// top_module
module top_module(
    input  wire        clkr,
    input  wire        rst,
    input  wire        rxr,
    input  wire [4:0]  btnr,
    output wire        spr,
    output wire [7:0]  hr,
    output wire [7:0]  mr,
    output wire [4:0]  date,
    output wire [4:0]  month,
    output wire [7:0]  year,
    output wire [6:0]  seg,
    output wire [3:0]  an,
    output wire        dp
);
    reg [4:0] btnr_prev;
    reg [4:0] btnr_sync;
    wire btn_time_edge;
    wire btn_date_edge;
    wire btn_stopwatch;
    wire btn_sw_reset;       
    wire btn_sw_startstop;   
    always @(posedge clkr) begin
        if (rst) begin
            btnr_sync <= 5'b0;
            btnr_prev <= 5'b0;
        end else begin
            btnr_sync <= btnr;
            btnr_prev <= btnr_sync;
        end
    end
    assign btn_time_edge = btnr_sync[0] && !btnr_prev[0];
    assign btn_date_edge = btnr_sync[1] && !btnr_prev[1];
    assign btn_stopwatch = btnr_sync[2];   
    assign btn_sw_reset = btnr_sync[3] && !btnr_prev[3];      
    assign btn_sw_startstop = btnr_sync[4] && !btnr_prev[4];  
    reg tx_start;
    reg [7:0] tx_data;
    wire tx_busy;
    wire tx_out;
    uart_tx #(
        .BAUD_RATE(9600),
        .CLOCK_FREQ(153_600)
    ) uart_tx_inst (
        .clk(clkr),
        .rst(rst),
        .tx_start(tx_start),
        .tx_data(tx_data),
        .tx(tx_out),
        .tx_busy(tx_busy)
    );
    assign spr = tx_out;
    reg [1:0] tx_state;
    localparam TX_IDLE = 0, TX_WAIT_BUSY = 1, TX_WAIT_DONE = 2;
    always @(posedge clkr) begin
        if (rst) begin
            tx_state <= TX_IDLE;
            tx_start <= 0;
        end else
        case(tx_state)
            TX_IDLE: begin
                tx_start <= 0;
                if (btn_time_edge) begin
                    tx_data <= 8'd0;
                    tx_start <= 1;
                    tx_state <= TX_WAIT_BUSY;
                end
                else if (btn_date_edge) begin
                    tx_data <= 8'd1;
                    tx_start <= 1;
                    tx_state <= TX_WAIT_BUSY;
                end
            end
            TX_WAIT_BUSY: begin
                tx_start <= 0;
                if (tx_busy) begin
                    tx_state <= TX_WAIT_DONE;
  ...
Size: roughly 1500 cells after synthesis, about 55 I/O pins, roughly 0.0099 mm^2 of cells after synthesis.
clock: 9.04 ns
lec_check: 0
abc_area: 1
cap_margin: 5
cell_pad_in_sites_detail_placement: 2
cell_pad_in_sites_global_placement: 1
core_margin: 10
core_utilization: 30
gpl_routability_driven: 0
gpl_timing_driven: 0
hold_slack_margin: 0.24
max_routing_layer: met5
min_routing_layer: met1
place_density: 0.41
setup_slack_margin: -0.21
slew_margin: 10
tns_end_percent: 85
run.sh (not shown) runs the stock make flow with config.mk's settings and CLKGATE_MAP_FILE=.
Then changed:
Settings changed: CAP_MARGIN 5 to 0, CELL_PAD_IN_SITES_DETAIL_PLACEMENT 2 to not set, CELL_PAD_IN_SITES_GLOBAL_PLACEMENT 1 to not set, CORE_MARGIN 10 to 2, CORE_UTILIZATION 30 to 69, GPL_ROUTABILITY_DRIVEN 0 to not set, GPL_TIMING_DRIVEN 0 to not set, HOLD_SLACK_MARGIN 0.24 to not set, MAX_ROUTING_LAYER met5 to not set, MIN_ROUTING_LAYER met1 to not set, PLACE_DENSITY 0.41 to not set, SETUP_SLACK_MARGIN -0.21 to not set, SLEW_MARGIN 10 to 20, TNS_END_PERCENT 85 to not set.
Clock period 9.04 ns to 5.65 ns, I/O delays scaled along.
Outcome: With this change the flow finished but fails on setup timing; clock-buffer cell count drops by 3; routed wire length drops by 17%; worst hold slack is better by 0.012 ns.

Starting RTL as in the previous note.
make LEC_CHECK=0 CAP_MARGIN=20 CORE_MARGIN=2 CORE_UTILIZATION=47 CTS_CLUSTER_SIZE=50 SLEW_MARGIN=20 TNS_END_PERCENT=5 finish   # period 5.55 ns
The starting point completed and failed the layout checks on negative setup slack.
Next try:
- CORE_UTILIZATION: 47 -> 40
- CTS_CLUSTER_SIZE: 50 -> default
- TNS_END_PERCENT: 5 -> default
- clock period: 5.55 -> 8.79 ns (I/O delays scaled with it)
The new run ran to the end with no violations.
Cell count falls by 5.1%.
Via count falls by 5.1%.
First-iteration DRC count rises by 6.9%.
Next try:
- ABC_AREA: default -> 1
- CORE_UTILIZATION: 40 -> 72
- PLACE_DENSITY: default -> 0.35
- clock period: 8.79 -> 5.86 ns (I/O delays scaled with it)
- This time the run reached the layout checks and failed them: negative setup slack
- worst hold slack is better by 0.017 ns
- non-clock buffer count grows by 53
- global-route usage grows by 17 points
- worst setup slack is worse by 1.6 ns
- power grows by about 120%
- clock power grows by about 56%
Next try:
- SETUP_SLACK_MARGIN: default -> 1.45
- clock period: 5.86 -> 4.92 ns (I/O delays scaled with it)
Outcome: With this change the flow failed in 5_1_grt with GRT-0232. Area after synthesis is unchanged. Die size is unchanged. Synthesized cell count stays the same.
Next try:
- CORE_UTILIZATION: 72 -> 71
- CTS_CLUSTER_SIZE: default -> 73
- SETUP_SLACK_MARGIN: 1.45 -> default
- clock period: 4.92 -> 5.22 ns (I/O delays scaled with it)
Effect: The new run reached the layout checks and failed them: negative setup slack. Die size climbs by about 1.4%. Synthesized area does not change. Synthesized cell count does not change.
Next try:
- CORE_UTILIZATION: 71 -> 66
- CTS_CLUSTER_SIZE: 73 -> default
- PLACE_DENSITY: 0.35 -> default
- clock period: 5.22 -> 5.03 ns (I/O delays scaled with it)
Effect: The changed run completed, yet does not pass: negative setup slack; power came out lower slightly; utilization shrinks by 4.6 points; clock skew is about the same.
Power is estimated from default activity; no workload was simulated.
